## config.mk

```make
export PLATFORM = sky130hd
export DESIGN_NAME = top
export DESIGN_NICKNAME = top
export VERILOG_FILES = /design/flow/design.v
export SDC_FILE = /design/flow/constraint.sdc
export NUM_CORES = 4
export LEC_CHECK = 0
export CAP_MARGIN = 20
export CORE_MARGIN = 2
export CORE_UTILIZATION = 68
export MAX_ROUTING_LAYER = met4
export SETUP_SLACK_MARGIN = 1.75
export SLEW_MARGIN = 20
```

## constraint.sdc

```tcl
create_clock -name core_clock -period 14.1 [get_ports {clk}]
set_input_delay 2.8200 -clock core_clock [delete_from_list [all_inputs] [get_ports {clk}]]
set_output_delay 2.8200 -clock core_clock [all_outputs]
set_load 0.01 [all_outputs]
```

## design.v

```verilog
module spi_slave_interface #(
    parameter integer WIDTH = 16
)(
    input  logic clk,                
    input  logic rst,                
    input  logic sclk,              
    input  logic cs_n,              
    input  logic mosi,              
    output logic miso,              
    output logic wr_en,                             
    output logic [15:0] addr,                       
    output logic signed [WIDTH-1:0] wr_data,        
    input  logic signed [WIDTH-1:0] rd_data         
);
    typedef enum logic [1:0] {
        IDLE,
        SHIFT_IN,
        SHIFT_OUT
    } spi_state_t;
    spi_state_t state, next_state;
    logic [5:0] bit_count;
    logic [31:0] shift_reg;          
    logic [WIDTH-1:0] read_buffer;   
    logic [1:0] sclk_sync;
    logic sclk_rising, sclk_falling;
    always_ff @(posedge clk or posedge rst) begin
        if (rst) begin
            sclk_sync <= 2'b00;
        end else begin
            sclk_sync <= {sclk_sync[0], sclk};
        end
    end
    assign sclk_rising  = (sclk_sync == 2'b01);
    assign sclk_falling = (sclk_sync == 2'b10);
    always_ff @(posedge clk or posedge rst) begin
        if (rst) begin
            state <= IDLE;
        end else begin
            state <= next_state;
        end
    end
    always_comb begin
        next_state = state;
        case (state)
            IDLE: begin
                if (!cs_n) begin
                    next_state = SHIFT_IN;
                end
            end
            SHIFT_IN: begin
                if (bit_count == 6'd32) begin
                    next_state = SHIFT_OUT;
                end
            end
            SHIFT_OUT: begin
                if (cs_n) begin
                    next_state = IDLE;
                end
            end
            default: begin
                next_state = IDLE;
            end
        endcase
    end
    always_ff @(posedge clk or posedge rst) begin
        if (rst) begin
            shift_reg <= 32'd0;
            bit_count <= 6'd0;
        end else if (cs_n) begin
            shift_reg <= 32'd0;
            bit_count <= 6'd0;
        end else if (state == SHIFT_IN) begin
            if (sclk_rising) begin
                shift_reg <= {shift_reg[30:0], mosi};
                bit_count <= bit_count + 1;
            end
        end else if (state != SHIFT_IN) begin
            bit_count <= 6'd0;
        end
    end
    always_ff @(posedge clk or posedge rst) begin
        if (rst) begin
            wr_en   <= 1'b0;
            addr    <= 16'd0;
            wr_data <= '0;
        end else begin
            wr_en <= 1'b0;  
            if (state == SHIFT_IN && bit_count == 6'd32) begin
                addr    <= shift_reg[30:16];
                wr_data <= shift_reg[15:0];
                if (!shift_reg[31]) begin  
                    wr_en <= 1'b1;
                end
            end
        end
    end
    logic rd_pending;
    always_ff @(posedge clk or posedge rst) begin
        if (rst) begin
            rd_pending <= 1'b0;
        end else begin
            rd_pending <= (state == SHIFT_IN && bit_count == 6'd32 && shift_reg[31]);
        end
    end
    always_ff @(posedge clk or posedge rst) begin
        if (rst) begin
            read_buffer <= '0;
        end else begin
            if (rd_pending) begin
                read_buffer <= rd_data;
            end else if (state == SHIFT_OUT && sclk_falling) begin
                read_buffer <= {read_buffer[WIDTH-2:0], 1'b0};
            end
        end
    end
    always_ff @(posedge clk or posedge rst) begin
        if (rst) begin
            miso <= 1'b0;
        end else begin
            if (state == SHIFT_OUT && shift_reg[31]) begin
                miso <= read_buffer[WIDTH-1];
            end else begin
                miso <= 1'b0;
            end
        end
    end
endmodule
module parameter_register_file #(
    parameter integer WIDTH = 16,
    parameter integer NUM_NEURONS_LAYER_1 = 4,
    parameter integer NUM_NEURONS_LAYER_2 = 3
)(
    input  logic clk,
    input  logic rst,
    input  logic wr_en,
    input  logic [15:0] addr,
    input  logic signed [WIDTH-1:0] wr_data,
    output logic signed [WIDTH-1:0] rd_data,
    output logic signed [WIDTH-1:0] threshold,
    output logic signed [WIDTH-1:0] leak,
    output logic signed [WIDTH-1:0] reset_potential,
    output logic signed [WIDTH-1:0] refractory_cycles,
    output logic [NUM_NEURONS_LAYER_1-1:0][NUM_NEURONS_LAYER_2-1:0][WIDTH-1:0] synaptic_weights
);
    logic signed [WIDTH-1:0] threshold_reg, leak_reg, reset_reg, refractory_reg;
    logic [NUM_NEURONS_LAYER_1-1:0][NUM_NEURONS_LAYER_2-1:0][WIDTH-1:0] weight_mem;
    int w_idx, w_i, w_j;
    assign w_idx = addr - 16'h1000;
    assign w_i   = w_idx / NUM_NEURONS_LAYER_2;
    assign w_j   = w_idx % NUM_NEURONS_LAYER_2;
    always_ff @(posedge clk or posedge rst) begin
        if (rst) begin
            threshold_reg   <= 16'd1000;
            leak_reg        <= 16'd10;
            reset_reg       <= 16'd0;
            refractory_reg  <= 16'd10;
            for (int m = 0; m < NUM_NEURONS_LAYER_1; m++) begin
                for (int n = 0; n < NUM_NEURONS_LAYER_2; n++) begin
                    weight_mem[m][n] <= '0;
                end
            end
        end else if (wr_en) begin
            case (addr)
                16'h0000: threshold_reg  <= wr_data;
                16'h0001: leak_reg       <= wr_data;
                16'h0002: reset_reg      <= wr_data;
                16'h0003: refractory_reg <= wr_data;
                default: begin
                    if (addr >= 16'h1000 && addr < 16'h1000 + NUM_NEURONS_LAYER_1 * NUM_NEURONS_LAYER_2) begin
                        weight_mem[w_i][w_j] <= wr_data;
                    end
                end
            endcase
        end
    end
    always_comb begin
        case (addr)
            16'h0000: rd_data = threshold_reg;
            16'h0001: rd_data = leak_reg;
            16'h0002: rd_data = reset_reg;
            16'h0003: rd_data = refractory_reg;
            default: begin
                if (addr >= 16'h1000 && addr < 16'h1000 + NUM_NEURONS_LAYER_1 * NUM_NEURONS_LAYER_2) begin
                    rd_data = weight_mem[w_i][w_j];
                end else begin
                    rd_data = '0;
                end
            end
        endcase
    end
    assign threshold          = threshold_reg;
    assign leak               = leak_reg;
    assign reset_potential    = reset_reg;
    assign refractory_cycles  = refractory_reg;
    assign synaptic_weights   = weight_mem;
endmodule
module lif_neuron #(
    parameter integer WIDTH = 16
)(
    input  logic                      clk,
    input  logic                      rst,
    input  logic signed [WIDTH-1:0]   input_current,
    input  logic signed [WIDTH-1:0]   threshold,
    input  logic signed [WIDTH-1:0]   leak,
    input  logic signed [WIDTH-1:0]   reset_potential,
    input  logic signed [WIDTH-1:0]   refractory_cycles,
    output reg                        spike
);
    localparam signed [WIDTH-1:0] MAX_POTENTIAL = 2**(WIDTH-1) - 1;
    localparam signed [WIDTH-1:0] MIN_POTENTIAL = -(2**(WIDTH-1));
    logic signed [WIDTH-1:0] membrane_potential;
    logic [WIDTH-1:0] refractory_counter;
    logic in_refractory;
    logic signed [WIDTH:0] extended_sum;   
    logic signed [WIDTH-1:0] next_potential;
    logic spike_next;
    always_comb begin
        extended_sum = $signed(membrane_potential) + $signed(input_current) - $signed(leak);
        if (extended_sum > MAX_POTENTIAL)
            next_potential = MAX_POTENTIAL;
        else if (extended_sum < MIN_POTENTIAL)
            next_potential = MIN_POTENTIAL;
        else
            next_potential = extended_sum[WIDTH-1:0];
        spike_next = (!in_refractory && next_potential >= threshold);
    end
    always_ff @(posedge clk or posedge rst) begin
        if (rst) begin
            membrane_potential <= 0;
            spike <= 0;
            refractory_counter <= 0;
            in_refractory <= 0;
        end else begin
            spike <= 0;
            if (in_refractory) begin
                if (refractory_counter == 0)
                    in_refractory <= 0;
                else
                    refractory_counter <= refractory_counter - 1;
            end else begin
                if (spike_next) begin
                    spike <= 1;
                    membrane_potential <= reset_potential;
                    in_refractory <= 1;
                    refractory_counter <= refractory_cycles - 1;
                end else begin
                    membrane_potential <= next_potential;
                end
            end
        end
    end
endmodule
module fully_connected_neural_network #(
    parameter integer WIDTH = 16,
    parameter integer NUM_NEURONS_LAYER_1 = 4,
    parameter integer NUM_NEURONS_LAYER_2 = 3
)(
    input  logic clk,
    input  logic rst,
    input  logic signed [WIDTH-1:0] input_current,
    input  logic signed [WIDTH-1:0] threshold,
    input  logic signed [WIDTH-1:0] leak,
    input  logic signed [WIDTH-1:0] reset_potential,
    input  logic signed [WIDTH-1:0] refractory_cycles,
    input  logic [NUM_NEURONS_LAYER_1-1:0][NUM_NEURONS_LAYER_2-1:0][WIDTH-1:0] synaptic_weights,
    output logic [NUM_NEURONS_LAYER_2-1:0] spikes_layer_2
);
    logic spike_layer_1 [NUM_NEURONS_LAYER_1-1:0];
    logic signed [WIDTH-1:0] input_current_layer_2 [NUM_NEURONS_LAYER_2-1:0];
    logic spike_layer_2_int [NUM_NEURONS_LAYER_2-1:0];
    genvar i;
    generate
        for (i = 0; i < NUM_NEURONS_LAYER_1; i++) begin : layer_1_neurons
            lif_neuron #(
                .WIDTH(WIDTH)
            ) neuron_layer_1 (
                .clk(clk),
                .rst(rst),
                .input_current(input_current),
                .threshold(threshold),
                .leak(leak),
                .reset_potential(reset_potential),
                .refractory_cycles(refractory_cycles),
                .spike(spike_layer_1[i])
            );
        end
    endgenerate
    always_comb begin
        integer j, k;
        for (j = 0; j < NUM_NEURONS_LAYER_2; j++) begin
            input_current_layer_2[j] = 0;
            for (k = 0; k < NUM_NEURONS_LAYER_1; k++) begin
                if (spike_layer_1[k]) begin
                    input_current_layer_2[j] += synaptic_weights[k][j];
                end
            end
        end
    end
    generate
        for (i = 0; i < NUM_NEURONS_LAYER_2; i++) begin : layer_2_neurons
            lif_neuron #(
                .WIDTH(WIDTH)
            ) neuron_layer_2 (
                .clk(clk),
                .rst(rst),
                .input_current(input_current_layer_2[i]),
                .threshold(threshold),
                .leak(leak),
                .reset_potential(reset_potential),
                .refractory_cycles(refractory_cycles),
                .spike(spike_layer_2_int[i])
            );
        end
    endgenerate
    always_ff @(posedge clk or posedge rst) begin
        if (rst) begin
            spikes_layer_2 <= '0;
        end else begin
            for (int s = 0; s < NUM_NEURONS_LAYER_2; s++) begin
                spikes_layer_2[s] <= spike_layer_2_int[s];
            end
        end
    end
endmodule
module top #(
    parameter integer WIDTH = 16,
    parameter integer NUM_NEURONS_LAYER_1 = 4,
    parameter integer NUM_NEURONS_LAYER_2 = 3
)(
    input  logic clk,
    input  logic rst,
    input  logic sclk,
    input  logic cs_n,
    input  logic mosi,
    output logic miso,
    input  logic signed [WIDTH-1:0] input_current,
    output logic [NUM_NEURONS_LAYER_2-1:0] spikes
);
    logic wr_en;
    logic [15:0] addr;
    logic signed [WIDTH-1:0] wr_data;
    logic signed [WIDTH-1:0] rd_data;
    logic signed [WIDTH-1:0] threshold;
    logic signed [WIDTH-1:0] leak;
    logic signed [WIDTH-1:0] reset_potential;
    logic signed [WIDTH-1:0] refractory_cycles;
    logic [NUM_NEURONS_LAYER_1-1:0][NUM_NEURONS_LAYER_2-1:0][WIDTH-1:0] synaptic_weights;
    spi_slave_interface #(
        .WIDTH(WIDTH)
    ) spi_inst (
        .clk(clk),
        .rst(rst),
        .sclk(sclk),
        .cs_n(cs_n),
        .mosi(mosi),
        .miso(miso),
        .wr_en(wr_en),
        .addr(addr),
        .wr_data(wr_data),
        .rd_data(rd_data)
    );
    parameter_register_file #(
        .WIDTH(WIDTH),
        .NUM_NEURONS_LAYER_1(NUM_NEURONS_LAYER_1),
        .NUM_NEURONS_LAYER_2(NUM_NEURONS_LAYER_2)
    ) reg_file (
        .clk(clk),
        .rst(rst),
        .wr_en(wr_en),
        .addr(addr),
        .wr_data(wr_data),
        .rd_data(rd_data),
        .threshold(threshold),
        .leak(leak),
        .reset_potential(reset_potential),
        .refractory_cycles(refractory_cycles),
        .synaptic_weights(synaptic_weights)
    );
    fully_connected_neural_network #(
        .WIDTH(WIDTH),
        .NUM_NEURONS_LAYER_1(NUM_NEURONS_LAYER_1),
        .NUM_NEURONS_LAYER_2(NUM_NEURONS_LAYER_2)
    ) nn_inst (
        .clk(clk),
        .rst(rst),
        .input_current(input_current),
        .threshold(threshold),
        .leak(leak),
        .reset_potential(reset_potential),
        .refractory_cycles(refractory_cycles),
        .synaptic_weights(synaptic_weights),
        .spikes_layer_2(spikes)
    );
endmodule
```

## run.sh

```bash
#!/bin/bash
# the make line also repeats each setting of config.mk as NAME=value (left out here)
make -C /OpenROAD-flow-scripts/flow DESIGN_CONFIG=/design/flow/config.mk WORK_HOME=/design/flow/orfs CLKGATE_MAP_FILE= finish
```

==> out/metrics.cfg, run 1 <==
[global_routing]
grt_max_degree = 147
grt_overflow = 0
antenna_found_initial = 5
grt_pass1_wl_mm = 236
first_global_vias = 41900
grtUsageTotal = 0.398

[timing]
slew_violations = 0
finClkSkew_ns = 0.0413
hold_viol = 0
finalClockPeriodUsage = 0.882
tightest_slew_ns = 1.29
fmax_mhz = 80.4
rsz0062_at_grt = yes
min_period_ns = 12.44
slew_headroom = 0.138
tns_ns = 0
whs_ns = 0.348
finalSetupViolations = 0

[drt]
drt_iter0_drc = 3789
wl_per_cell_um = 23.0
drt-met1-wl_mm = 63.9
drt-pass1-iter-count = 6
ant_nets = 0
drc = 0
postRouteWirelength_mm = 154
drt-vias-per-instance = 6.45
met2_length_mm = 69.0
topRoutingLayerUsed = met4
route.met3.wl_mm = 13.6
via_count = 43300

[critical_path]
cp.buffers_inverters = 11
cp_top_family = AND-OR/OR-AND gates
worstPathArrival_ns = 12.95
cp-startpoint = spi_inst.addr[5]
cp.depth = 66
cp_max_fo = 11
cp-end-kind = register
r2r_slack_ns = 1.66
worst_setup_path_start_kind = register
worstRegToRegCells = 66
crit_type = reg2reg
timing.rr.end = reg_file.weight_mem[81]
cpPeakStageDelay_ns = 0.51
crit_path_end = reg_file.weight_mem[81]
rr_startpoint = spi_inst.addr[5]
required_ns = 14.61
slowest_stage = dfrtp_1

[logic_synthesis]
synth_flop_count = 590
ys_top_logic_family = AND-OR/OR-AND gates
yosys_area_um2 = 51600
synth.top_cell.area_share = 0.281
ys.flop_type = dfrtp_1
xor_share = 0.0620
fp_nets = 6261
ys_sh_aoi = 0.178
area_leaders = dfrtp_1 28%, ha_1 11%, mux2_2 5.2%
synth_cell_types = 101
yosysTopAreaCell = dfrtp_1
syn-instance-count = 5650
netlist_area_um2 = 51600
adder_share = 0.161
synth.mux.area_fraction = 0.135
edf_count = 0
yosys_cells = 5650
ys_warn_count = 8
syn_area_per_cell_um2 = 9.13
synth_top_cell_by_count = dfrtp_1
top_cells_by_count = 579 x dfrtp_1, 569 x inv_1, 512 x a21oi_1
seq_area_frac_synth = 0.287
async_reset_ff_frac = 1.00
simple_gate_share = 0.114

[place]
place.gp.congestion = 0.964
dp_hpwl_mm = 110
io_buffers = 24

[flow_run]
drv_cap = 0
tool_warnings = 39

[clocking]
hold_buffers = 0
clk_latency_ns = 0.65
root_buffer = clkbuf_16
tritoncts = built
cts-buffers-inserted = 68
cts_num_sinks = 590
htree_levels = 3
clock_path_buffers = 3
path_clk_slew_ns = 0.07

[run_status]
status = timing/DRC/antenna clean

[min_path]
min_path_cells = 0
worstHoldStart = nn_inst.layer_2_neurons[1].neuron_layer_2.spike
hold_path.class = reg2reg
hold_path_end = nn_inst.spikes_layer_2[1]

[finish]
final_util = 0.766
synthToLayoutAreaGrowth_pct = 11.1
fin_nets = 6290

[die]
rows = 100
die-area_um2 = 78100
die_x_um = 279
core-area_um2 = 74800
io_pins = 25
initCoreUtil = 0.689
die_h_um = 279

[routing by layer]
metal | global-route usage | vias up
met4 | 0.160 | 0
met5 | - | -
li1 | - | 20000
met2 | 0.604 | 1727
met1 | 0.526 | 21200
met3 | 0.0826 | 361
[cell type report]
class,instances,area (um^2)
Antenna cell,2,5.00
Fill cell,5249,17500
Clock inverter,30,425
Sequential cell,590,14800
Multi-Input combinational cell,4228,34700
Clock buffer,92,1930
Timing Repair Buffer,218,2040
Tap cell,969,1210
Inverter,573,2170
[metrics by stage]
step	cells	setup slack, ns	instance area, um^2
CTS	6653	1.75	56200
detailed placement	6462	0.255	52700
finish	6702	1.66	57300
global placement	6462	0.505	52700
floorplan	5650	1.76	51700
global route	6702	1.12	57300
[repair_timing]
item,4_1_cts,5_1_grt
pin swaps,48,85
resized,89,153
gates cloned,1,7
endpoints found under the hold margin,0,0
endpoints found under the setup margin,193,294
setup buffers,68,39
==> run 2, diff against run 1 <==
Settings changed: ABC_AREA set to 0, CAP_MARGIN 20 to 40, CELL_PAD_IN_SITES_GLOBAL_PLACEMENT set to 3, CORE_UTILIZATION 68 to 40, GPL_ROUTABILITY_DRIVEN set to 0, MAX_ROUTING_LAYER met4 to not set, SETUP_SLACK_MARGIN 1.75 to not set, SLEW_MARGIN 20 to 5.
Clock period 14.1 ns to 14.0 ns, I/O delays scaled along.
==> run 2 against run 1 <==
Cell area is 0.88% higher. Synthesized cell count stayed put. Critical path depth is 2 lower. Worst setup slack worse by 0.71 ns. Non-clock buffer count is 3 higher. Still clean on timing, DRC and antenna. Maximum frequency is 4.7% lower. Core utilization is 31 points lower.
==> out/metrics.cfg, run 2 <==
[die]
io_pins = 25
core-area_um2 = 128000
initCoreUtil = 0.403
die_h_um = 363
die-area_um2 = 132000
rows = 131
die_x_um = 363

[min_path]
worstHoldStart = nn_inst.layer_2_neurons[0].neuron_layer_2.spike
hold_path.class = reg2reg
min_path_cells = 0
hold_path_end = nn_inst.spikes_layer_2[0]

[drt]
drt-vias-per-instance = 5.60
via_count = 41500
drc = 0
wl_per_cell_um = 24.0
met2_length_mm = 82.5
drt_iter0_drc = 3073
drt-met1-wl_mm = 85.9
postRouteWirelength_mm = 178
ant_nets = 0
topRoutingLayerUsed = met4
route.met3.wl_mm = 6.57
drt-pass1-iter-count = 7

[timing]
slew_violations = 0
min_period_ns = 13.05
hold_viol = 0
finalClockPeriodUsage = 0.932
finClkSkew_ns = 0.0339
tightest_slew_ns = 1.05
slew_headroom = 0.290
finalSetupViolations = 0
fmax_mhz = 76.6

[finish]
regArea_um2 = 14800
n_fill_cell = 12600
fin_nets = 6302
fin_area_um2 = 57800
logic_area_um2 = 33800
synthToLayoutAreaGrowth_pct = 12.0

[logic_synthesis]
top_cells_by_count = 579 x dfrtp_1, 569 x inv_1, 512 x a21oi_1
xor_share = 0.0620
seq_area_frac_synth = 0.287
ys_sh_aoi = 0.178
syn-instance-count = 5650
edf_count = 0
simple_gate_share = 0.114
synth_flop_count = 590
yosysTopAreaCell = dfrtp_1
netlist_area_um2 = 51600
async_reset_ff_frac = 1.00
adder_share = 0.161
ys.flop_type = dfrtp_1
syn_area_per_cell_um2 = 9.13
ys_top_logic_family = AND-OR/OR-AND gates
synth.mux.area_fraction = 0.135
ys_warn_count = 8
synth_cell_types = 101
yosys_area_um2 = 51600
yosys_cells = 5650
area_leaders = dfrtp_1 28%, ha_1 11%, mux2_2 5.2%
synth.top_cell.area_share = 0.281
fp_nets = 6261
synth_top_cell_by_count = dfrtp_1

[critical_path]
cpMostUsedCell = ha_1
crit_type = reg2reg
rr_startpoint = spi_inst.addr[0]
worstRegToRegCells = 64
cp-end-kind = register
cp.buffers_inverters = 9
crit_path_end = reg_file.weight_mem[58]
required_ns = 14.55
worst_setup_path_start_kind = register
slowest_stage = or3b_2
cpPeakStageDelay_ns = 0.50
timing.rr.end = reg_file.weight_mem[58]
cp_top_family = AND-OR/OR-AND gates
r2r_slack_ns = 0.95
worstPathArrival_ns = 13.60
cp.depth = 64
cp_max_fo = 16
cp-startpoint = spi_inst.addr[0]

[clocking]
tritoncts = built
clk_latency_ns = 0.69
htree_levels = 3
clock_path_buffers = 3
cts_num_sinks = 590
path_clk_slew_ns = 0.08
cts-buffers-inserted = 79
root_buffer = clkbuf_16
hold_buffers = 0

[global_routing]
grt_max_degree = 152
first_global_vias = 41400
grt_pass1_wl_mm = 269
grtUsageTotal = 0.270
grt_overflow = 0
antenna_found_initial = 7

[place]
dp_hpwl_mm = 135
placedInstanceArea_um2 = 54800
io_buffers = 24

[run_status]
status = timing/DRC/antenna clean

[flow_run]
tool_warnings = 45
drv_cap = 0

-- run 2: area by class of cell --
| type | instances | area share |
|---|---|---|
| inverters | 573 | 0.0373 |
| flip-flops and latches | 590 | 0.256 |
| well taps | 1662 | 0.0360 |
| clock buffers | 109 | 0.0386 |
| diodes | 3 | 0.000130 |
| multi-input cells | 4226 | 0.585 |
| repair buffers | 221 | 0.0381 |
| clock inverters | 37 | 0.00853 |
-- run 2: what timing repair did --
action,4_1_cts,5_1_grt
endpoints found under the hold margin,0,0
buffers inserted,2,12
endpoints found under the setup margin,161,192
gates resized,3,40
pin swaps,2,4
-- run 2: through the flow --
stage	TNS (ns)	worst slack (ns)	hold slack [ns]	util	instances
after global routing	-0.197	-0.0346	0.353	0.452	7418
final	0	0.952	0.349	0.452	7421
after floorplan	0	0.665	0.331	-	5650
after detailed placement	-3.33	-0.101	0.336	0.428	7258
after CTS	0	0.0783	0.352	0.450	7406
after global placement	0	0.0517	0.338	0.424	7228
-- run 2: layer usage --
metal | GRT usage | vias up
met3 | 0.0266 | 161
met1 | 0.391 | 20600
met4 | 0.0476 | 0
met5 | 0 | -
li1 | - | 20000
met2 | 0.440 | 709
==> run 3, diff against run 2 <==
Settings changed: ABC_AREA 0 to 1, CAP_MARGIN 40 to 20, CELL_PAD_IN_SITES_GLOBAL_PLACEMENT 3 to not set, CORE_UTILIZATION 40 to 72, GPL_ROUTABILITY_DRIVEN 0 to not set, SETUP_SLACK_MARGIN set to -0.73, SLEW_MARGIN 5 to 20.
Clock period 14.0 ns to 10.4 ns, I/O delays scaled along.
==> run 3 against run 2 <==
Now fails the layout checks on negative setup slack. Critical path depth rose by 36. Maximum frequency is 3.8% lower. Die size is 44% lower. Flip-flop count unchanged. Via count is 34% higher. Worst setup slack got worse by 4.1 ns. Non-clock buffer count up 373. Routed wire length grew 10%. Core utilization is 41 points higher.
==> out/metrics.cfg, run 3 <==
[clocking]
root_buffer = clkbuf_16
tritoncts = built
cts-buffers-inserted = 69
path_clk_slew_ns = 0.06
cts_num_sinks = 590
clock_path_buffers = 3
clk_latency_ns = 0.65
htree_levels = 3

[timing]
tightest_slew_ns = 1.44
finalClockPeriodUsage = 1.30
hold_viol = 0
finalSetupViolations = 309
tns_ns = -640.42
slew_headroom = 0.0400
finClkSkew_ns = 0.0432
min_period_ns = 13.57
slew_violations = 0
final.setup.worst_slack_ns = -3.17
fmax_mhz = 73.7
rsz0062_at_grt = yes

[drt]
postRouteWirelength_mm = 196
drt_iter0_drc = 8978
wl_per_cell_um = 23.3
via_count = 55500
ant_nets = 0
drc = 0
drt-vias-per-instance = 6.60
drt-pass1-iter-count = 13

[logic_synthesis]
top_cells_by_count = 1266 x nand2_1, 1253 x inv_1, 692 x o21ai_0
seq_area_frac_synth = 0.288
synth_top_cell_by_count = nand2_1
yosys_cells = 6987
synth_flop_count = 590
simple_gate_share = 0.182
netlist_area_um2 = 51300
syn_area_per_cell_um2 = 7.35
syn-instance-count = 6987
adder_share = 0.162
ys.flop_type = dfrtp_1
area_leaders = dfrtp_1 28%, ha_1 11%, nand2_1 9.3%
fp_nets = 7598
synth.top_cell.area_share = 0.282
yosysTopAreaCell = dfrtp_1
ys_warn_count = 8
async_reset_ff_frac = 1.00
ys_sh_aoi = 0.191
synth.mux.area_fraction = 0.00215
synth_cell_types = 61
edf_count = 0
ys_top_logic_family = AND-OR/OR-AND gates
yosys_area_um2 = 51300
xor_share = 0.0614

[place]
dp_hpwl_mm = 128
io_buffers = 24
placedCellCount = 8204
placedInstanceArea_um2 = 55700
place.gp.congestion = 1.02

[finish]
fin_nets = 8028
n_fill_cell = 3868
final_cells = 8415
fin_area_um2 = 60400
logic_area_um2 = 32300
synthToLayoutAreaGrowth_pct = 17.8
regArea_um2 = 14800

[critical_path]
cp-startpoint = spi_inst.addr[1]
cp.buffers_inverters = 16
worst_setup_path_start_kind = register
crit_type = reg2reg
r2r_slack_ns = -3.17
cp_max_fo = 8
required_ns = 10.94
timing.rr.end = reg_file.weight_mem[114]
cp.depth = 100
cp-end-kind = register
worstPathArrival_ns = 14.11
cpMostUsedCell = nand2_2
cp_top_family = simple AND/OR/NAND/NOR gates
cpPeakStageDelay_ns = 0.52
slowest_stage = xor2_2
worstRegToRegCells = 100
crit_path_end = reg_file.weight_mem[114]
rr_startpoint = spi_inst.addr[1]

[global_routing]
grt_max_degree = 184
grt_overflow = 0
grtUsageTotal = 0.484
antenna_found_initial = 7
first_global_vias = 52100
grt_pass1_wl_mm = 281

[min_path]
hold_path.class = reg2reg
hold_path_end = nn_inst.spikes_layer_2[1]
worstHoldStart = nn_inst.layer_2_neurons[1].neuron_layer_2.spike
min_path_cells = 0

[die]
initCoreUtil = 0.730
core-area_um2 = 70300
die-area_um2 = 73400
die_h_um = 271
die_x_um = 271
rows = 97
io_pins = 25

[flow_run]
drv_cap = 0
tool_warnings = 44

[run_status]
status = complete, but fails checks
violatedChecks = negative setup slack

-- run 3: final cells by class --
class | instances | share of cell area
multi-input cells | 4883 | 0.535
flip-flops and latches | 590 | 0.245
repair buffers | 594 | 0.0808
inverters | 1279 | 0.0797
clock buffers | 93 | 0.0324
well taps | 940 | 0.0195
clock inverters | 34 | 0.00834
diodes | 2 | 0.0000828
-- run 3: repair_timing --
item / 4_1_cts / 5_1_grt
hold buffers: 0 / 0
buffers inserted: 51 / 34
pin swaps: 83 / 109
setup endpoints to repair: 192 / 292
resized: 153 / 238
cloned: 6 / 4
-- run 3: stage by stage --
step | hold slack (ns) | setup WS [ns] | utilization
2_1_floorplan | 0.331 | -0.619 | -
3_3_place_gp | 0.338 | -0.952 | 0.793
3_5_place_dp | 0.336 | -1.56 | 0.793
4_1_cts | 0.339 | -0.818 | 0.843
5_1_grt | 0.353 | -3.61 | 0.860
6_report | 0.337 | -3.17 | 0.860
-- run 3: layer usage --
metal / vias to the layer above / GRT usage / wire [um]
li1: 23800 / - / -
met1: 25400 / 0.606 / 66900
met2: 4672 / 0.760 / 82700
met3: 1594 / 0.116 / 27900
met4: 10 / 0.294 / 18500
met5: - / 0 / 117
==> run 4, diff against run 3 <==
Settings changed: SETUP_SLACK_MARGIN -0.73 to -0.77.
Clock period 10.4 ns to 7.81 ns, I/O delays scaled along.
==> run 4 against run 3 <==
The flow now stops in global routing (5_1_grt). Synthesized cell count unchanged. Synthesized area unchanged. Die size unchanged.
==> out/metrics.cfg, run 4 <==
[logic_synthesis]
fp_nets = 7598
area_leaders = dfrtp_1 28%, ha_1 11%, nand2_1 9.3%
synth.mux.area_fraction = 0.00215
syn_area_per_cell_um2 = 7.35
ys.flop_type = dfrtp_1
adder_share = 0.162
netlist_area_um2 = 51300
edf_count = 0
synth_flop_count = 590
xor_share = 0.0614
synth_cell_types = 61
seq_area_frac_synth = 0.288
ys_warn_count = 8
top_cells_by_count = 1266 x nand2_1, 1253 x inv_1, 692 x o21ai_0
yosysTopAreaCell = dfrtp_1
simple_gate_share = 0.182
yosys_cells = 6987
yosys_area_um2 = 51300
syn-instance-count = 6987
ys_top_logic_family = AND-OR/OR-AND gates
async_reset_ff_frac = 1.00
ys_sh_aoi = 0.191
synth.top_cell.area_share = 0.282
synth_top_cell_by_count = nand2_1

[clocking]
hold_buffers = 0
htree_levels = 3
cts-buffers-inserted = 69
cts_num_sinks = 590
clock_path_buffers = 3
root_buffer = clkbuf_16

[run_status]
lastStage = global routing (5_1_grt)
error_line = [ERROR GRT-0232] Routing congestion too high. Check the congestion heatmap in the GUI.
status = did not finish

[die]
die-area_um2 = 73400
io_pins = 25
core-area_um2 = 70300
die_x_um = 271
die_h_um = 271
initCoreUtil = 0.730
rows = 97

[place]
preCtsSetupSlack_ns = -3.59
placedCellCount = 8833
place.gp.congestion = 1.02
dp_hpwl_mm = 136
io_buffers = 24

[global_routing]
grtUsageTotal = 0.895
grt_overflow = 825

run 4: what timing repair did:
| item | CTS |
|---|---|
| endpoints found under the hold margin | 0 |
| cloned | 2 |
| pin swaps | 65 |
| gates resized | 95 |
| endpoints found under the setup margin | 309 |
| buffers inserted | 61 |
run 4: per-layer routing:
metal	GRT overflow	track usage
met1	114	0.900
met2	370	0.992
met3	103	0.811
met4	226	0.869
met5	12	0.643
run 4: stage by stage:
step	TNS [ns]	cell area, um^2
after detailed placement	-981.28	61000
after CTS	-883.21	64200
after floorplan	-1663.03	51700
after global placement	-805.82	61000
==> run 5, diff against run 4 <==
Settings changed: ABC_AREA 1 to not set, PLACE_DENSITY_LB_ADDON set to 0.06, SETUP_SLACK_MARGIN -0.77 to 3.3.
Clock period 7.81 ns to 11.3 ns, I/O delays scaled along.
==> run 5 against run 4 <==
Now fails the layout checks on max-capacitance violations, max-slew violations, negative setup slack. Synthesized area increased by 0.50%. Die size rose by 0.50%. Synthesized cell count is 19% lower.
==> out/metrics.cfg, run 5 <==
[finish]
logic_area_um2 = 36600
regArea_um2 = 14800
n_fill_cell = 3461
final_cells = 7059
synthToLayoutAreaGrowth_pct = 20.5
fin_nets = 6663
fin_area_um2 = 62200

[critical_path]
timing.rr.end = reg_file.weight_mem[18]
rr_startpoint = spi_inst.addr[6]
cp_max_fo = 8
cp-end-kind = register
worst_setup_path_start_kind = register
crit_path_end = reg_file.weight_mem[18]
cp-startpoint = spi_inst.addr[6]
cpMostUsedCell = a21oi_2
cpPeakStageDelay_ns = 0.56
crit_type = reg2reg
r2r_slack_ns = -0.90
cp_top_family = AND-OR/OR-AND gates
worstRegToRegCells = 65
slowest_stage = or4_4
cp.buffers_inverters = 11
cp.depth = 65
worstPathArrival_ns = 12.70
required_ns = 11.80

[die]
io_pins = 25
die_h_um = 272
rows = 98
die_x_um = 272
die-area_um2 = 73800
initCoreUtil = 0.724
core-area_um2 = 71200

[run_status]
violatedChecks = max-capacitance violations, max-slew violations, negative setup slack
status = complete, but fails checks

[drt]
wl_per_cell_um = 27.1
via_count = 49600
drt_iter0_drc = 7132
drt-vias-per-instance = 7.03
ant_nets = 0
postRouteWirelength_mm = 191
drc = 0
drt-pass1-iter-count = 16

[clocking]
clk_latency_ns = 0.67
clock_path_buffers = 3
cts-buffers-inserted = 68
root_buffer = clkbuf_16
hold_buffers = 0
tritoncts = built
htree_levels = 3
cts_num_sinks = 590
path_clk_slew_ns = 0.06

[logic_synthesis]
yosys_area_um2 = 51600
synth.mux.area_fraction = 0.135
syn_area_per_cell_um2 = 9.13
area_leaders = dfrtp_1 28%, ha_1 11%, mux2_2 5.2%
netlist_area_um2 = 51600
ys_sh_aoi = 0.178
ys.flop_type = dfrtp_1
yosysTopAreaCell = dfrtp_1
ys_top_logic_family = AND-OR/OR-AND gates
adder_share = 0.161
ys_warn_count = 8
seq_area_frac_synth = 0.287
simple_gate_share = 0.114
synth_cell_types = 101
top_cells_by_count = 579 x dfrtp_1, 569 x inv_1, 512 x a21oi_1
async_reset_ff_frac = 1.00
fp_nets = 6261
edf_count = 0
synth_flop_count = 590
syn-instance-count = 5650
yosys_cells = 5650
synth.top_cell.area_share = 0.281
xor_share = 0.0620
synth_top_cell_by_count = dfrtp_1

[min_path]
hold_path_end = nn_inst.spikes_layer_2[0]
min_path_cells = 0
worstHoldStart = nn_inst.layer_2_neurons[0].neuron_layer_2.spike
hold_path.class = reg2reg

[timing]
hold_viol = 0
finalSetupViolations = 260
finClkSkew_ns = 0.0669
final.setup.worst_slack_ns = -0.897
finalClockPeriodUsage = 1.08
fmax_mhz = 82.0
min_period_ns = 12.20
slew_headroom = -0.0283
slew_violations = 2
rsz0062_at_grt = yes
tightest_slew_ns = 1.53

[place]
placedInstanceArea_um2 = 55500
io_buffers = 24
placedCellCount = 6755
dp_hpwl_mm = 115
place.gp.congestion = 1.01

[global_routing]
antenna_found_initial = 10
grt_max_degree = 182
grt_pass1_wl_mm = 268
first_global_vias = 47800
grtUsageTotal = 0.465
grt_overflow = 0

[flow_run]
drv_cap = 1
tool_warnings = 46

## run 5: repair_timing
item,in CTS,in global routing
gates resized,435,251
pin swaps,187,144
gates cloned,12,2
hold endpoints to repair,0,0
buffers inserted,102,61
endpoints found under the setup margin,446,446
## run 5: area by class of cell
cell class | instances | share of cell area
tap | 950 | 0.0191
sequential | 590 | 0.238
clock inverter | 30 | 0.00618
clock buffer | 91 | 0.0304
timing repair buffer | 590 | 0.0833
inverter | 573 | 0.0349
antenna | 6 | 0.000242
multi-input combinational | 4229 | 0.588
## run 5: metrics by stage
step	TNS [ns]	setup slack [ns]	utilization	hold slack, ns
floorplan	-32.77	-0.357	-	0.331
global placement	-77.04	-0.447	0.778	0.333
detailed placement	-153.36	-0.835	0.778	0.336
CTS	-87.69	-0.531	0.848	0.349
global route	-286.20	-1.45	0.873	0.353
finish	-166.60	-0.897	0.873	0.347
## run 5: routing by layer
layer | GRT usage | share of wire
met5 | 0 | 0.0028
met4 | 0.309 | 0.098
met3 | 0.130 | 0.13
met2 | 0.710 | 0.42
met1 | 0.579 | 0.34
==> run 6, diff against run 5 <==
Settings changed: CAP_MARGIN 20 to 10, CELL_PAD_IN_SITES_GLOBAL_PLACEMENT set to 3, CORE_ASPECT_RATIO set to 1.74, CORE_MARGIN 2 to 8, CORE_UTILIZATION 72 to 29, CTS_CLUSTER_DIAMETER set to 207, MAX_ROUTING_LAYER set to met4, PLACE_DENSITY_LB_ADDON 0.06 to 0.03, SETUP_SLACK_MARGIN 3.3 to 1.71, SLEW_MARGIN 20 to 10.
Clock period 11.3 ns to 15.3 ns, I/O delays scaled along.
==> run 6 against run 5 <==
Now clean on timing, DRC and antenna. Die size grew to 2.6 times the previous value. Clock-buffer cell count is 10 higher. Global-route usage down 24 points. Critical path depth down 6. Via count down 16%. Non-clock buffer count down 361. Routed wire length is 9.6% higher. Synthesized area is the same. Flip-flop count unchanged. Final cell count is 15% higher. Clock skew fell by 0.039 ns.
==> out/metrics.cfg, run 6 <==
[run_status]
status = timing/DRC/antenna clean

[logic_synthesis]
top_cells_by_count = 579 x dfrtp_1, 569 x inv_1, 512 x a21oi_1
synth_cell_types = 101
synth.mux.area_fraction = 0.135
adder_share = 0.161
edf_count = 0
yosys_cells = 5650
syn-instance-count = 5650
yosysTopAreaCell = dfrtp_1
async_reset_ff_frac = 1.00
ys_top_logic_family = AND-OR/OR-AND gates
synth_top_cell_by_count = dfrtp_1
ys_warn_count = 8
xor_share = 0.0620
syn_area_per_cell_um2 = 9.13
ys.flop_type = dfrtp_1
area_leaders = dfrtp_1 28%, ha_1 11%, mux2_2 5.2%
netlist_area_um2 = 51600
simple_gate_share = 0.114
fp_nets = 6261
ys_sh_aoi = 0.178
synth.top_cell.area_share = 0.281
yosys_area_um2 = 51600
seq_area_frac_synth = 0.287
synth_flop_count = 590

[critical_path]
cpPeakStageDelay_ns = 0.61
crit_type = reg2reg
r2r_slack_ns = 2.39
required_ns = 15.82
cp_top_family = AND-OR/OR-AND gates
cp.depth = 59
worstPathArrival_ns = 13.42
worst_setup_path_start_kind = register
slowest_stage = xor2_1
crit_path_end = reg_file.weight_mem[154]
cp_max_fo = 11
timing.rr.end = reg_file.weight_mem[154]
worstRegToRegCells = 59
cp-end-kind = register
cp.buffers_inverters = 10
cp-startpoint = spi_inst.addr[12]
rr_startpoint = spi_inst.addr[12]
cpMostUsedCell = ha_1

[drt]
via_count = 41600
drc = 0
wl_per_cell_um = 25.8
ant_nets = 0
drt-pass1-iter-count = 5
drt-vias-per-instance = 5.12
postRouteWirelength_mm = 209
drt_iter0_drc = 1758

[finish]
synthToLayoutAreaGrowth_pct = 13.5
fin_nets = 6303

[global_routing]
grtUsageTotal = 0.221
grt_overflow = 0
grt_max_degree = 122
grt_pass1_wl_mm = 305
first_global_vias = 44900
antenna_found_initial = 5

[timing]
finClkSkew_ns = 0.0283
tightest_slew_ns = 1.21
slew_violations = 0
finalClockPeriodUsage = 0.844
fmax_mhz = 77.5
finalSetupViolations = 0
whs_ns = 0.376
hold_viol = 0
rsz0062_at_grt = no
slew_headroom = 0.196
min_period_ns = 12.91

[die]
die_x_um = 336
initCoreUtil = 0.291
die_h_um = 572
core-area_um2 = 177000
die-area_um2 = 192000
io_pins = 25
rows = 204

[clocking]
tritoncts = built
clk_latency_ns = 0.66
cts-buffers-inserted = 71
cts_num_sinks = 590
hold_buffers = 0
root_buffer = clkbuf_16
clock_path_buffers = 3
path_clk_slew_ns = 0.06
htree_levels = 3

[min_path]
min_path_cells = 0
hold_path.class = reg2reg
hold_path_end = nn_inst.spikes_layer_2[2]
worstHoldStart = nn_inst.layer_2_neurons[2].neuron_layer_2.spike

[flow_run]
tool_warnings = 40
drv_cap = 0

[place]
place.gp.congestion = 0.821
io_buffers = 24
dp_hpwl_mm = 164

[run 6: layout make-up]
| class | count | area [um^2] |
|---|---|---|
| well taps | 2369 | 2960 |
| clock buffers | 101 | 2100 |
| clock inverters | 29 | 329 |
| flip-flops and latches | 590 | 14800 |
| multi-input cells | 4227 | 34200 |
| fillers | 18700 | 119000 |
| inverters | 573 | 2160 |
| diodes | 3 | 7.51 |
| repair buffers | 229 | 1990 |
[run 6: timing repair]
action / 4_1_cts / 5_1_grt
pin swaps: 7 / 23
setup endpoints to repair: 222 / 228
resized: 60 / 83
hold endpoints to repair: 0 / 0
cloned: 1 / 2
buffers inserted: 22 / 18
[run 6: stage by stage]
step	setup TNS (ns)	std cells	setup WS, ns	cell area, um^2	utilization
2_1_floorplan	0	5650	1.97	51600	-
3_3_place_gp	0	7945	0.0852	55100	0.311
3_5_place_dp	-0.0257	7945	-0.0210	55100	0.311
4_1_cts	0	8098	1.72	58000	0.327
5_1_grt	0	8119	1.69	58600	0.331
6_report	0	8121	2.39	58600	0.331
[run 6: layer usage]
layer / wire [um] / part of all wire / track usage
met1: 70200 / 0.34 / 0.200
met2: 126000 / 0.60 / 0.462
met3: 3250 / 0.015 / 0.0154
met4: 10400 / 0.050 / 0.0924
met5: 0 / 0 / -
==> run 7, diff against run 6 <==
Settings changed: ABC_AREA set to 0, CAP_MARGIN 10 to 20, CELL_PAD_IN_SITES_GLOBAL_PLACEMENT 3 to 2, CORE_ASPECT_RATIO 1.74 to 1.68, CORE_MARGIN 8 to 2, CORE_UTILIZATION 29 to 40, CTS_CLUSTER_DIAMETER 207 to not set, GPL_ROUTABILITY_DRIVEN set to 0, MAX_ROUTING_LAYER met4 to not set, PLACE_DENSITY_LB_ADDON 0.03 to 0.27, SETUP_SLACK_MARGIN 1.71 to not set, SLEW_MARGIN 10 to 20.
Clock period 15.3 ns to 14.0 ns, I/O delays scaled along.
==> run 7 against run 6 <==
Still clean. Worst setup slack got worse by 1.5 ns. Global-route usage rose by 3.8 points. Sequential share of layout area rose by 0.75 points. Critical path depth rose by 6. Routed wire length fell by 18%. Die size fell by 31%. Cell area fell by 2.9%. First-iteration DRC count rose by 23%. Critical path type unchanged. Highest routed layer unchanged.
==> out/metrics.cfg, run 7 <==
[place]
io_buffers = 24
placedInstanceArea_um2 = 54200
preCtsSetupSlack_ns = -0.332
dp_hpwl_mm = 132

[logic_synthesis]
xor_share = 0.0620
ys.flop_type = dfrtp_1
synth.top_cell.area_share = 0.281
yosys_cells = 5650
adder_share = 0.161
edf_count = 0
syn_area_per_cell_um2 = 9.13
synth_flop_count = 590
synth.mux.area_fraction = 0.135
syn-instance-count = 5650
fp_nets = 6261
synth_cell_types = 101
seq_area_frac_synth = 0.287
synth_top_cell_by_count = dfrtp_1
ys_warn_count = 8
async_reset_ff_frac = 1.00
yosysTopAreaCell = dfrtp_1
top_cells_by_count = 579 x dfrtp_1, 569 x inv_1, 512 x a21oi_1
ys_top_logic_family = AND-OR/OR-AND gates
ys_sh_aoi = 0.178
area_leaders = dfrtp_1 28%, ha_1 11%, mux2_2 5.2%
netlist_area_um2 = 51600
yosys_area_um2 = 51600
simple_gate_share = 0.114

[clocking]
tritoncts = built
path_clk_slew_ns = 0.07
cts_num_sinks = 590
clock_path_buffers = 3
clk_latency_ns = 0.71
cts-buffers-inserted = 61
root_buffer = clkbuf_16
hold_buffers = 0
htree_levels = 2

[drt]
drc = 0
postRouteWirelength_mm = 171
drt-vias-per-instance = 5.60
via_count = 41600
ant_nets = 0
drt_iter0_drc = 2170
wl_per_cell_um = 23.1
topRoutingLayerUsed = met4
met2_length_mm = 95.1
drt-pass1-iter-count = 5
drt-met1-wl_mm = 60.6
route.met3.wl_mm = 4.07

[finish]
logic_area_um2 = 33800
n_fill_cell = 12500
fin_nets = 6257
fin_area_um2 = 56800
final_util = 0.445
regArea_um2 = 14800
synthToLayoutAreaGrowth_pct = 10.2

[min_path]
hold_path.class = reg2reg
hold_path_end = nn_inst.spikes_layer_2[0]
min_path_cells = 0
worstHoldStart = nn_inst.layer_2_neurons[0].neuron_layer_2.spike

[flow_run]
drv_cap = 0
tool_warnings = 40

[die]
core-area_um2 = 128000
initCoreUtil = 0.403
die_x_um = 281
die-area_um2 = 132000
io_pins = 25
die_h_um = 469
rows = 170

[critical_path]
worstPathArrival_ns = 13.62
cp.depth = 65
cp.buffers_inverters = 6
worst_setup_path_start_kind = register
r2r_slack_ns = 0.91
cp-end-kind = register
slowest_stage = or3_2
crit_type = reg2reg
rr_startpoint = spi_inst.addr[12]
cpMostUsedCell = a21boi_1
required_ns = 14.53
timing.rr.end = reg_file.weight_mem[109]
cp_max_fo = 16
cp_top_family = AND-OR/OR-AND gates
crit_path_end = reg_file.weight_mem[109]
worstRegToRegCells = 65
cpPeakStageDelay_ns = 0.51
cp-startpoint = spi_inst.addr[12]

[global_routing]
first_global_vias = 43400
grt_overflow = 0
grt_max_degree = 164
antenna_found_initial = 2
grtUsageTotal = 0.260
grt_pass1_wl_mm = 260

[timing]
tightest_slew_ns = 1.10
finClkSkew_ns = 0.0615
final.setup.worst_slack_ns = 0.912
slew_violations = 0
min_period_ns = 13.09
fmax_mhz = 76.4
finalClockPeriodUsage = 0.935
whs_ns = 0.349
hold_viol = 0
slew_headroom = 0.263
finalSetupViolations = 0

[run_status]
status = timing/DRC/antenna clean

run 7: stage by stage:
step	instances	TNS [ns]
floorplan	5650	0
global placement	7288	-29.28
detailed placement	7288	-42.82
CTS	7407	0
global route	7418	-0.512
finish	7418	0
run 7: repair_timing:
item / 4_1_cts / 5_1_grt
endpoints found under the hold margin: 0 / 0
pin swaps: 3 / 5
resized: 13 / 38
setup buffers: 5 / 10
endpoints found under the setup margin: 192 / 192
run 7: layout make-up:
cell class	count	area share
flip-flops and latches	590	0.260
multi-input cells	4226	0.595
well taps	1720	0.0379
diodes	1	0.0000440
clock inverters	35	0.00889
clock buffers	79	0.0305
repair buffers	194	0.0298
inverters	573	0.0379
run 7: routing by layer:
metal	global-route usage	vias up
met5	0	-
met4	0.148	0
met3	0.0197	373
met2	0.513	761
met1	0.261	20600
li1	-	19900
==> run 8, diff against run 7 <==
Settings changed: ABC_AREA 0 to 1, CELL_PAD_IN_SITES_GLOBAL_PLACEMENT 2 to not set, CORE_ASPECT_RATIO 1.68 to not set, CORE_UTILIZATION 40 to 62, GPL_ROUTABILITY_DRIVEN 0 to not set, PLACE_DENSITY_LB_ADDON 0.27 to not set.
Clock period 14.0 ns to 7.43 ns, I/O delays scaled along.
==> run 8 against run 7 <==
The layout now fails its checks (negative setup slack). Critical path depth is 30 higher. Flip-flop count is the same. Clock-buffer cell count is 21 higher. Global-route usage up 16 points. Core utilization rose by 37 points. Critical endpoint unchanged. Largest cell class unchanged.
==> out/metrics.cfg, run 8 <==
[die]
initCoreUtil = 0.626
core-area_um2 = 82000
io_pins = 25
die_x_um = 292
rows = 105
die_h_um = 292
die-area_um2 = 85100

[min_path]
hold_path.class = reg2reg
hold_path_end = nn_inst.spikes_layer_2[0]
min_path_cells = 0
worstHoldStart = nn_inst.layer_2_neurons[0].neuron_layer_2.spike

[place]
placedInstanceArea_um2 = 61900
placedCellCount = 9054
io_buffers = 24
place.gp.congestion = 1.02
dp_hpwl_mm = 135

[critical_path]
cp_max_fo = 16
cp.depth = 95
slowest_stage = dfrtp_1
cpPeakStageDelay_ns = 0.43
cp_top_family = simple AND/OR/NAND/NOR gates
worstRegToRegCells = 95
rr_startpoint = spi_inst.addr[13]
timing.rr.end = reg_file.weight_mem[109]
required_ns = 7.96
worstPathArrival_ns = 12.85
cp.buffers_inverters = 21
crit_path_end = reg_file.weight_mem[109]
r2r_slack_ns = -4.89
cpMostUsedCell = nand2_2
worst_setup_path_start_kind = register
cp-startpoint = spi_inst.addr[13]
crit_type = reg2reg
cp-end-kind = register

[timing]
slew_headroom = 0.286
final.setup.worst_slack_ns = -4.89
finalSetupViolations = 433
min_period_ns = 12.32
hold_viol = 0
tightest_slew_ns = 1.07
finClkSkew_ns = 0.0330
slew_violations = 0
fmax_mhz = 81.1
rsz0062_at_grt = yes
finalClockPeriodUsage = 1.66

[logic_synthesis]
synth_top_cell_by_count = nand2_1
netlist_area_um2 = 51300
synth_cell_types = 61
synth.top_cell.area_share = 0.282
yosys_area_um2 = 51300
fp_nets = 7598
synth.mux.area_fraction = 0.00215
seq_area_frac_synth = 0.288
yosysTopAreaCell = dfrtp_1
edf_count = 0
syn-instance-count = 6987
syn_area_per_cell_um2 = 7.35
ys_top_logic_family = AND-OR/OR-AND gates
ys.flop_type = dfrtp_1
ys_sh_aoi = 0.191
async_reset_ff_frac = 1.00
xor_share = 0.0614
top_cells_by_count = 1266 x nand2_1, 1253 x inv_1, 692 x o21ai_0
yosys_cells = 6987
simple_gate_share = 0.182
area_leaders = dfrtp_1 28%, ha_1 11%, nand2_1 9.3%
ys_warn_count = 8
adder_share = 0.162
synth_flop_count = 590

[finish]
n_fill_cell = 5613
fin_area_um2 = 66600
final_cells = 9278
final_util = 0.813
synthToLayoutAreaGrowth_pct = 29.8
fin_nets = 8759

[global_routing]
grtUsageTotal = 0.419
first_global_vias = 52700
antenna_found_initial = 1
grt_pass1_wl_mm = 282
grt_overflow = 0
grt_max_degree = 143

[drt]
drt-vias-per-instance = 5.96
drc = 0
via_count = 55300
postRouteWirelength_mm = 192
wl_per_cell_um = 20.7
drt-pass1-iter-count = 7
drt_iter0_drc = 5872
ant_nets = 0

[flow_run]
tool_warnings = 42
drv_cap = 0

[run_status]
violatedChecks = negative setup slack
status = complete, but fails checks

[clocking]
root_buffer = clkbuf_16
path_clk_slew_ns = 0.08
htree_levels = 3
cts-buffers-inserted = 71
cts_num_sinks = 590
clock_path_buffers = 3
clk_latency_ns = 0.66
hold_buffers = 0
tritoncts = built

==> run 8: layout make-up <==
| class | instances | area (um^2) | area share |
|---|---|---|---|
| multi-input combinational | 4879 | 32500 | 0.488 |
| sequential | 590 | 14800 | 0.222 |
| timing repair buffer | 1327 | 10800 | 0.161 |
| inverter | 1279 | 4820 | 0.0724 |
| clock buffer | 100 | 2060 | 0.0309 |
| tap | 1070 | 1340 | 0.0201 |
| clock inverter | 31 | 379 | 0.00569 |
| antenna | 2 | 5.00 | 0.0000751 |
==> run 8: layer usage <==
layer | routed length, um | share of wire | vias to the layer above | GRT usage
met2 | 85700 | 0.45 | 2993 | 0.682
met3 | 20000 | 0.10 | 866 | 0.0773
met4 | 12900 | 0.067 | 2 | 0.196
met1 | 73400 | 0.38 | 26100 | 0.543
met5 | 15 | 0.000078 | - | 0
li1 | - | - | 25300 | -
==> run 8: repair_timing <==
item                                    CTS  global route
resized                                 102           256
setup buffers                            57            24
pin swaps                                73           108
hold endpoints to repair                  0             0
endpoints found under the setup margin  403           446
gates cloned                              1             8
==> run 8: per-stage QoR <==
| step | setup TNS, ns | hold WS (ns) | setup slack [ns] |
|---|---|---|---|
| finish | -1321.64 | 0.341 | -4.89 |
| global placement | -1007.99 | 0.334 | -3.43 |
| detailed placement | -1120.09 | 0.338 | -3.86 |
| CTS | -974.27 | 0.340 | -3.46 |
| floorplan | -1956.72 | 0.331 | -3.08 |
| global route | -1572.48 | 0.348 | -5.47 |
==> run 9, diff against run 8 <==
Settings changed: ABC_AREA 1 to 0, CAP_MARGIN 20 to 30, CELL_PAD_IN_SITES_DETAIL_PLACEMENT set to 2, CELL_PAD_IN_SITES_GLOBAL_PLACEMENT set to 1, CORE_ASPECT_RATIO set to 1.26, CORE_UTILIZATION 62 to 40, GPL_ROUTABILITY_DRIVEN set to 1, GPL_TIMING_DRIVEN set to 0, HOLD_SLACK_MARGIN set to -0.03, TNS_END_PERCENT set to 85.
Clock period 7.43 ns to 22.4 ns, I/O delays scaled along.
==> run 9 against run 8 <==
The run now finishes clean. Routed wire length grew 0.57%. Flip-flop count is the same. Synthesized area grew 0.50%.
==> out/metrics.cfg, run 9 <==
[logic_synthesis]
yosys_cells = 5650
synth_top_cell_by_count = dfrtp_1
synth.mux.area_fraction = 0.135
async_reset_ff_frac = 1.00
ys_sh_aoi = 0.178
simple_gate_share = 0.114
yosysTopAreaCell = dfrtp_1
synth_flop_count = 590
fp_nets = 6261
seq_area_frac_synth = 0.287
edf_count = 0
ys_warn_count = 8
adder_share = 0.161
netlist_area_um2 = 51600
ys_top_logic_family = AND-OR/OR-AND gates
area_leaders = dfrtp_1 28%, ha_1 11%, mux2_2 5.2%
syn_area_per_cell_um2 = 9.13
syn-instance-count = 5650
yosys_area_um2 = 51600
synth.top_cell.area_share = 0.281
synth_cell_types = 101
xor_share = 0.0620
top_cells_by_count = 579 x dfrtp_1, 569 x inv_1, 512 x a21oi_1
ys.flop_type = dfrtp_1

[run_status]
status = timing/DRC/antenna clean

[clocking]
postCtsSetupRepairBufs = 0
hold_buffers = 0
clock_path_buffers = 3
clk_latency_ns = 0.70
tritoncts = built
cts-buffers-inserted = 75
htree_levels = 3
path_clk_slew_ns = 0.06
root_buffer = clkbuf_16
cts_num_sinks = 590
cts_resized = 0

[critical_path]
cp.buffers_inverters = 11
crit_path_end = reg_file.weight_mem[145]
cp-startpoint = spi_inst.addr[0]
worst_setup_path_start_kind = register
worstPathArrival_ns = 17.90
r2r_slack_ns = 5.07
worstRegToRegCells = 69
slowest_stage = dfrtp_1
cp_top_family = AND-OR/OR-AND gates
crit_type = reg2reg
cpPeakStageDelay_ns = 0.51
cp-end-kind = register
rr_startpoint = spi_inst.addr[0]
cp_max_fo = 10
timing.rr.end = reg_file.weight_mem[145]
cp.depth = 69
cpMostUsedCell = o21ai_0
required_ns = 22.97

[timing]
slew_violations = 0
hold_viol = 0
finalSetupViolations = 0
min_period_ns = 17.33
finClkSkew_ns = 0.0346
fmax_mhz = 57.7
tightest_slew_ns = 1.02
slew_headroom = 0.320
rsz0062_at_grt = no
finalClockPeriodUsage = 0.774

[die]
rows = 147
die_x_um = 324
initCoreUtil = 0.404
core-area_um2 = 128000
io_pins = 25
die-area_um2 = 132000
die_h_um = 407

[drt]
drc = 0
via_count = 44000
ant_nets = 0
postRouteWirelength_mm = 193
drt_iter0_drc = 1790
wl_per_cell_um = 25.5
drt-pass1-iter-count = 5
drt-vias-per-instance = 5.82

[flow_run]
tool_warnings = 34
drv_cap = 0

[place]
place.gp.congestion = 0.871
io_buffers = 24
placedCellCount = 7412
dp_hpwl_mm = 154

[global_routing]
grt_max_degree = 97
antenna_found_initial = 1
first_global_vias = 49800
grtUsageTotal = 0.296
grt_overflow = 0
grt_pass1_wl_mm = 297

[finish]
synthToLayoutAreaGrowth_pct = 10.7
regArea_um2 = 14800
logic_area_um2 = 33600
fin_nets = 6393
final_cells = 7561
n_fill_cell = 14000
final_util = 0.448

[min_path]
min_path_cells = 0
hold_path.class = reg2reg
worstHoldStart = nn_inst.layer_2_neurons[0].neuron_layer_2.spike
hold_path_end = nn_inst.spikes_layer_2[0]

[run 9: routing by layer]
metal,global-route usage,share of wire,vias to the layer above
met4,0.134,0.047,0
met5,0,0,-
met3,0.0236,0.020,325
met2,0.548,0.52,555
met1,0.344,0.41,23000
li1,-,-,20100
[run 9: area by class of cell]
| cell class | count | share of cell area |
|---|---|---|
| multi-input cells | 4226 | 0.588 |
| flip-flops and latches | 590 | 0.259 |
| inverters | 573 | 0.0378 |
| well taps | 1713 | 0.0375 |
| clock buffers | 97 | 0.0361 |
| plain buffers | 261 | 0.0201 |
| repair buffers | 55 | 0.0119 |
| clock inverters | 40 | 0.00924 |
| diodes | 6 | 0.000263 |
[run 9: per-stage QoR]
stage | hold WS, ns | setup slack (ns) | cell area, um^2 | setup TNS [ns]
floorplan | 0.331 | 1.43 | 51600 | 0
global placement | 0.334 | -8.27 | 54000 | -4711.91
detailed placement | 0.336 | 5.01 | 54500 | 0
CTS | 0.346 | 4.87 | 57000 | 0
global route | 0.364 | 3.10 | 57100 | 0
finish | 0.344 | 5.07 | 57100 | 0
==> run 10, diff against run 9 <==
Settings changed: CAP_MARGIN 30 to 20, CELL_PAD_IN_SITES_DETAIL_PLACEMENT 2 to not set, CORE_ASPECT_RATIO 1.26 to 1.68, GPL_TIMING_DRIVEN 0 to not set, HOLD_SLACK_MARGIN -0.03 to not set, PLACE_DENSITY_LB_ADDON set to 0.11, TNS_END_PERCENT 85 to not set.
==> run 10 against run 9 <==
Via count decreased by 7.6%. Hold slack improved by 0.015 ns. Worst setup slack improved by 0.14 ns. Core utilization decreased by 1.1 points. Highest routed layer is now met5.
==> out/metrics.cfg, run 10 <==
[logic_synthesis]
synth_top_cell_by_count = dfrtp_1
synth_flop_count = 590
ys_top_logic_family = AND-OR/OR-AND gates
synth.mux.area_fraction = 0.135
ys.flop_type = dfrtp_1
ys_sh_aoi = 0.178
top_cells_by_count = 579 x dfrtp_1, 569 x inv_1, 512 x a21oi_1
async_reset_ff_frac = 1.00
edf_count = 0
simple_gate_share = 0.114
yosys_area_um2 = 51600
yosysTopAreaCell = dfrtp_1
area_leaders = dfrtp_1 28%, ha_1 11%, mux2_2 5.2%
synth_cell_types = 101
syn-instance-count = 5650
ys_warn_count = 8
syn_area_per_cell_um2 = 9.13
synth.top_cell.area_share = 0.281
yosys_cells = 5650
fp_nets = 6261
seq_area_frac_synth = 0.287
adder_share = 0.161
xor_share = 0.0620
netlist_area_um2 = 51600

[die]
initCoreUtil = 0.403
die-area_um2 = 132000
die_h_um = 469
core-area_um2 = 128000
die_x_um = 281
io_pins = 25
rows = 170

[timing]
rsz0062_at_grt = no
slew_headroom = 0.249
slew_violations = 0
fmax_mhz = 58.2
finalSetupViolations = 0
hold_viol = 0
min_period_ns = 17.19
finalClockPeriodUsage = 0.767
tns_ns = 0
finClkSkew_ns = 0.0334
tightest_slew_ns = 1.12

[critical_path]
cp_max_fo = 16
required_ns = 22.94
cp-startpoint = spi_inst.addr[0]
cpMostUsedCell = o21ai_0
r2r_slack_ns = 5.21
cp.depth = 65
slowest_stage = and4_1
worstPathArrival_ns = 17.73
crit_type = reg2reg
timing.rr.end = reg_file.weight_mem[94]
crit_path_end = reg_file.weight_mem[94]
cpPeakStageDelay_ns = 0.87
worst_setup_path_start_kind = register
cp_top_family = AND-OR/OR-AND gates
cp-end-kind = register
cp.buffers_inverters = 6
rr_startpoint = spi_inst.addr[0]
worstRegToRegCells = 65

[clocking]
tritoncts = built
htree_levels = 2
cts_num_sinks = 590
cts_resized = 0
clk_latency_ns = 0.69
clock_path_buffers = 3
cts-buffers-inserted = 61
root_buffer = clkbuf_16
hold_buffers = 0
path_clk_slew_ns = 0.07
postCtsSetupRepairBufs = 0

[finish]
synthToLayoutAreaGrowth_pct = 8.28
fin_nets = 6165
final_cells = 7330

[global_routing]
first_global_vias = 42300
grtUsageTotal = 0.249
antenna_found_initial = 4
grt_overflow = 0
grt_pass1_wl_mm = 251
grt_max_degree = 104

[drt]
drt-vias-per-instance = 5.55
via_count = 40700
ant_nets = 0
drt-pass1-iter-count = 5
postRouteWirelength_mm = 165
drc = 0
drt_iter0_drc = 2084
wl_per_cell_um = 22.5

[min_path]
min_path_cells = 0
hold_path_end = nn_inst.spikes_layer_2[2]
worstHoldStart = nn_inst.layer_2_neurons[2].neuron_layer_2.spike
hold_path.class = reg2reg

[flow_run]
drv_cap = 0
tool_warnings = 40

[place]
io_buffers = 24
dp_hpwl_mm = 128
place.gp.congestion = 0.865
placedCellCount = 7210

[run_status]
status = timing/DRC/antenna clean

==> run 10: layout make-up <==
| cell class | instances | area [um^2] |
|---|---|---|
| clock inverter | 31 | 479 |
| timing repair buffer | 102 | 858 |
| fill | 12700 | 72000 |
| sequential | 590 | 14800 |
| antenna | 3 | 7.51 |
| inverter | 573 | 2160 |
| tap | 1720 | 2150 |
| clock buffer | 85 | 1740 |
| multi-input combinational | 4226 | 33700 |
==> run 10: per-layer routing <==
metal	track usage	wire length, um	up-vias
li1	-	-	19700
met1	0.257	59500	20100
met2	0.498	92800	608
met3	0.0173	3380	292
met4	0.119	8840	2
met5	0	13	-
==> run 10: metrics by stage <==
stage | setup WS, ns | area [um^2] | hold WS [ns] | utilization
after global routing | 3.54 | 55900 | 0.371 | 0.437
after CTS | 5.32 | 55800 | 0.357 | 0.437
after detailed placement | 5.42 | 53600 | 0.340 | 0.419
final | 5.21 | 55900 | 0.359 | 0.437
after global placement | 5.60 | 53600 | 0.333 | 0.419
after floorplan | 1.43 | 51600 | 0.331 | -
